// parameterized_signed_alu
module parameterized_signed_alu #(parameter in_data_width=16,out_data_width=16,arith_out_data_width=32)(
input signed [in_data_width-1:0]A,B,
input clk,rst,
input [3:0]alu_fn,
output shift_flag,arith_flag,logic_flag,cmp_flag,carry_out,
output [out_data_width-1:0]shift_out,logic_out,cmp_out,
output signed[arith_out_data_width-1:0] arith_out
);
==> flow/config.mk <==
export PLATFORM = sky130hd
export DESIGN_NAME = parameterized_signed_alu
export DESIGN_NICKNAME = parameterized_signed_alu
export VERILOG_FILES = /design/flow/design.v
export SDC_FILE = /design/flow/constraint.sdc
export NUM_CORES = 4
export LEC_CHECK = 0
export CAP_MARGIN = 20
export CELL_PAD_IN_SITES_GLOBAL_PLACEMENT = 3
export CORE_MARGIN = 2
export CORE_UTILIZATION = 40
export CTS_CLUSTER_SIZE = 49
export GPL_ROUTABILITY_DRIVEN = 0
export HOLD_SLACK_MARGIN = 0.05
export SLEW_MARGIN = 20
==> flow/constraint.sdc <==
create_clock -name core_clock -period 85.0 [get_ports {clk}]
set_input_delay 17.0000 -clock core_clock [delete_from_list [all_inputs] [get_ports {clk}]]
set_output_delay 17.0000 -clock core_clock [all_outputs]
set_load 0.01 [all_outputs]
run.sh (not shown) runs the stock make flow with config.mk's settings and CLKGATE_MAP_FILE=.
The baseline finished clean.
Change:
- CELL_PAD_IN_SITES_GLOBAL_PLACEMENT: 3 -> unset
- CTS_CLUSTER_SIZE: 49 -> unset
- HOLD_SLACK_MARGIN: 0.05 -> unset
- PLACE_DENSITY_LB_ADDON: unset -> 0.05
Outcome: Maximum frequency hardly moves; worst hold slack got worse by 0.27 ns; die area is unchanged; synthesized cell count stays the same; cell area is lower by 2.1%; via count is lower by 1.8%.
Change:
- CORE_UTILIZATION: 40 -> 58
- GPL_ROUTABILITY_DRIVEN: 0 -> unset
- MAX_ROUTING_LAYER: unset -> met4
- PLACE_DENSITY_LB_ADDON: 0.05 -> unset
- TNS_END_PERCENT: unset -> 5
- clock period: 85.0 -> 72.6 ns (I/O delays scaled with it)
After rerunning:
- The new run ran to the end with violations: setup timing
- global-route usage came out higher by 22 points
- utilization grows by 39 points
- worst hold slack degrades by 2.4 ns
- setup slack degrades by 7.0 ns
- first-iteration DRC count grows by about 120%
- wire length goes up by 18%

========
The RTL this note starts from:
==> flow/design.v <==
module decoder(
input [1:0]alu_fn,
output reg arith_enable,cmp_enable,logic_enable,shift_enable
);
always @(*) begin
        arith_enable=0;
        logic_enable=0;
        cmp_enable=0;
        shift_enable=0;
    case (alu_fn)
       2'b00: arith_enable=1;
       2'b01: logic_enable=1;
       2'b10: cmp_enable=1;
       2'b11: shift_enable=1;
    endcase
end
endmodule
module arith_unit#(parameter in_data_width=16,out_data_width=32)(
input signed [in_data_width-1:0]A,B,
input clk,rst,arith_enable,
input [1:0]alu_fn,
output  carry_out,
output reg arith_flag,
output reg signed[out_data_width-1:0]arith_out
);
assign carry_out=arith_out[in_data_width];
always @(posedge clk , negedge rst) begin
    if(!rst)begin
        arith_flag<=0;
        arith_out<=0;
    end
    else if(arith_enable) begin
        arith_flag<=1;
    case (alu_fn)
        2'b00: arith_out<=A + B;
        2'b01: arith_out<=A - B;
        2'b10: arith_out<=A * B;
        2'b11: arith_out<=(B == 0) ? 0 : A / B;
    endcase
    end
    else begin
        arith_flag<=0;
        arith_out<=0;
    end
end
endmodule
module logic_unit#(parameter in_data_width=16,out_data_width=16)(
input signed[in_data_width-1:0]  A,B,
input clk,rst,logic_enable,
input [1:0]alu_fn,
output reg logic_flag,
output reg [out_data_width-1:0]logic_out
);
reg logic_flag_next;
reg [out_data_width-1:0]logic_out_next;
always @(posedge clk , negedge rst) begin
    if(!rst)begin
        logic_out<=0;
        logic_flag<=0;
    end
    else begin
        logic_out<=logic_out_next;
        logic_flag<=logic_flag_next;
    end    
end
always @(*) begin
    if(logic_enable) begin
        logic_flag_next=1;
    case (alu_fn)
        2'b00: logic_out_next= A & B;
        2'b01: logic_out_next= A | B;
        2'b10: logic_out_next=~(A & B);
        2'b11: logic_out_next=~(A | B);
    endcase
    end
    else begin
        logic_flag_next=0;
        logic_out_next=0;
    end
end
endmodule
module cmp_unit#(parameter in_data_width=16,out_data_width=16)(
input [in_data_width-1:0]A,B,
input clk,rst,cmp_enable,
input [1:0]alu_fn,
output reg cmp_flag,
output reg [out_data_width-1:0]cmp_out
);
always @(posedge clk , negedge rst) begin
    if(!rst)begin
        cmp_out<=0;
        cmp_flag<=0;
    end
    else if(cmp_enable) begin
        cmp_flag<=1;
    case (alu_fn)
        2'b00: cmp_out<=0;
        2'b01: cmp_out<=(A==B)?1:0;
        2'b10: cmp_out<=(A>B)?2:0;
        2'b11: cmp_out<=(A<B)?3:0;
    endcase
    end
    else begin
        cmp_out<=0;
        cmp_flag<=0;
    end
end
endmodule
module shift_unit#(parameter in_data_width=16,out_data_width=16)(
input [in_data_width-1:0]A,B,
input clk,rst,shift_enable,
input [1:0]alu_fn,
output reg shift_flag,
output reg [out_data_width-1:0]shift_out
);
always @(posedge clk , negedge rst) begin
    if(!rst)begin
        shift_flag<=0;
        shift_out<=0;
    end
    else if(shift_enable) begin
        shift_flag<=1;
    case (alu_fn)
        2'b00: shift_out<=A>>1;
        2'b01: shift_out<=A<<1;
        2'b10: shift_out<=B>>1;
        2'b11: shift_out<=B<<1;
    endcase
    end
    else begin
        shift_flag<=0;
        shift_out<=0;
    end
end
endmodule
module parameterized_signed_alu #(parameter in_data_width=16,out_data_width=16,arith_out_data_width=32)(
input signed [in_data_width-1:0]A,B,
input clk,rst,
input [3:0]alu_fn,
output shift_flag,arith_flag,logic_flag,cmp_flag,carry_out,
output [out_data_width-1:0]shift_out,logic_out,cmp_out,
output signed[arith_out_data_width-1:0] arith_out
);
wire arith_enable,shift_enable,logic_enable,cmp_enable;
arith_unit dut0(
.A(A),
.B(B),
.clk(clk),
.rst(rst),
.arith_enable(arith_enable),
.alu_fn(alu_fn[1:0]),
.carry_out(carry_out),
.arith_flag(arith_flag),
.arith_out(arith_out)
);
logic_unit dut1(
.A(A),
.B(B),
.clk(clk),
.rst(rst),
.logic_enable(logic_enable),
.alu_fn(alu_fn[1:0]),
.logic_flag(logic_flag),
.logic_out(logic_out)
);
cmp_unit   dut2(
.A(A),
.B(B),
.clk(clk),
.rst(rst),
.cmp_enable(cmp_enable),
.alu_fn(alu_fn[1:0]),
.cmp_flag(cmp_flag),
.cmp_out(cmp_out)
);
shift_unit dut3(
.A(A),
.B(B),
.clk(clk),
.rst(rst),
.shift_enable(shift_enable),
.alu_fn(alu_fn[1:0]),
.shift_flag(shift_flag),
.shift_out(shift_out)
);
decoder dut4(
.alu_fn(alu_fn[3:2]),
.arith_enable(arith_enable),
.cmp_enable(cmp_enable),
.logic_enable(logic_enable),
.shift_enable(shift_enable)
);
endmodule
Settings: LEC_CHECK=0, CAP_MARGIN=20, CORE_MARGIN=2, CORE_UTILIZATION=58, SLEW_MARGIN=20; clock period 72.6 ns.
The baseline never finished: it broke off in 5_1_grt with GRT-0232.
==> next run, changes <==
--- a/flow/config.mk
+++ b/flow/config.mk
@@ -8,4 +8,4 @@
 export CAP_MARGIN = 20
 export CORE_MARGIN = 2
-export CORE_UTILIZATION = 58
+export CORE_UTILIZATION = 25
 export SLEW_MARGIN = 20
==> flow/constraint.sdc (replaced) <==
create_clock -name core_clock -period 83.2 [get_ports {clk}]
set_input_delay 16.6400 -clock core_clock [delete_from_list [all_inputs] [get_ports {clk}]]
set_output_delay 16.6400 -clock core_clock [all_outputs]
set_load 0.01 [all_outputs]
After rerunning:
- The new run completed with no timing, DRC or antenna violations
- die size rises by about 130%
- synthesized area stays the same
- synthesized cell count stays the same
==> next run, changes <==
--- a/flow/config.mk
+++ b/flow/config.mk
@@ -8,4 +8,6 @@
 export CAP_MARGIN = 20
 export CORE_MARGIN = 2
-export CORE_UTILIZATION = 25
+export CORE_UTILIZATION = 65
+export MAX_ROUTING_LAYER = met4
 export SLEW_MARGIN = 20
+export TNS_END_PERCENT = 5
==> flow/constraint.sdc (replaced) <==
create_clock -name core_clock -period 79.2 [get_ports {clk}]
set_input_delay 15.8400 -clock core_clock [delete_from_list [all_inputs] [get_ports {clk}]]
set_output_delay 15.8400 -clock core_clock [all_outputs]
set_load 0.01 [all_outputs]
What happened: The changed run finished with max-capacitance violations, max-slew violations, negative setup slack left; final area came out lower by 3.9%; worst hold slack degrades by 0.68 ns; synthesized area does not change; worst setup slack degrades by 4.5 ns; synthesized cell count does not change; global-route usage came out higher by 28 points.
==> next run, changes <==
--- a/flow/config.mk
+++ b/flow/config.mk
@@ -6,8 +6,9 @@
 export NUM_CORES = 4
 export LEC_CHECK = 0
+export ABC_AREA = 1
 export CAP_MARGIN = 20
 export CORE_MARGIN = 2
-export CORE_UTILIZATION = 65
-export MAX_ROUTING_LAYER = met4
+export CORE_UTILIZATION = 72
+export CTS_CLUSTER_SIZE = 100
+export PLACE_DENSITY = 0.43
 export SLEW_MARGIN = 20
-export TNS_END_PERCENT = 5
==> flow/constraint.sdc (replaced) <==
create_clock -name core_clock -period 58.4 [get_ports {clk}]
set_input_delay 11.6800 -clock core_clock [delete_from_list [all_inputs] [get_ports {clk}]]
set_output_delay 11.6800 -clock core_clock [all_outputs]
set_load 0.01 [all_outputs]
With this change the flow failed in 4_1_cts.
Area after synthesis drops by 0.82%.
Synthesized cell count climbs by 11%.
Die area drops by 10%.
==> next run, changes <==
--- a/flow/config.mk
+++ b/flow/config.mk
@@ -6,9 +6,8 @@
 export NUM_CORES = 4
 export LEC_CHECK = 0
-export ABC_AREA = 1
 export CAP_MARGIN = 20
 export CORE_MARGIN = 2
-export CORE_UTILIZATION = 72
-export CTS_CLUSTER_SIZE = 100
-export PLACE_DENSITY = 0.43
+export CORE_UTILIZATION = 66
+export MAX_ROUTING_LAYER = met4
 export SLEW_MARGIN = 20
+export TNS_END_PERCENT = 5
==> flow/constraint.sdc (replaced) <==
create_clock -name core_clock -period 79.2 [get_ports {clk}]
set_input_delay 15.8400 -clock core_clock [delete_from_list [all_inputs] [get_ports {clk}]]
set_output_delay 15.8400 -clock core_clock [all_outputs]
set_load 0.01 [all_outputs]
Effect: The changed run aborted during 5_1_grt, error GRT-0232. Synthesized cell count fell by 9.9%. Synthesized area increases by 0.83%. Die area goes up by 9.8%.
==> next run, changes <==
--- a/flow/config.mk
+++ b/flow/config.mk
@@ -6,8 +6,7 @@
 export NUM_CORES = 4
 export LEC_CHECK = 0
+export ABC_AREA = 1
 export CAP_MARGIN = 20
 export CORE_MARGIN = 2
-export CORE_UTILIZATION = 66
-export MAX_ROUTING_LAYER = met4
+export CORE_UTILIZATION = 72
 export SLEW_MARGIN = 20
-export TNS_END_PERCENT = 5
==> flow/constraint.sdc (replaced) <==
create_clock -name core_clock -period 99.8 [get_ports {clk}]
set_input_delay 19.9600 -clock core_clock [delete_from_list [all_inputs] [get_ports {clk}]]
set_output_delay 19.9600 -clock core_clock [all_outputs]
set_load 0.01 [all_outputs]
Effect: The changed run completed with no timing, DRC or antenna violations. Die size is lower by a little under a tenth. Area after synthesis came out lower slightly. Synthesized cell count goes up by roughly a tenth.
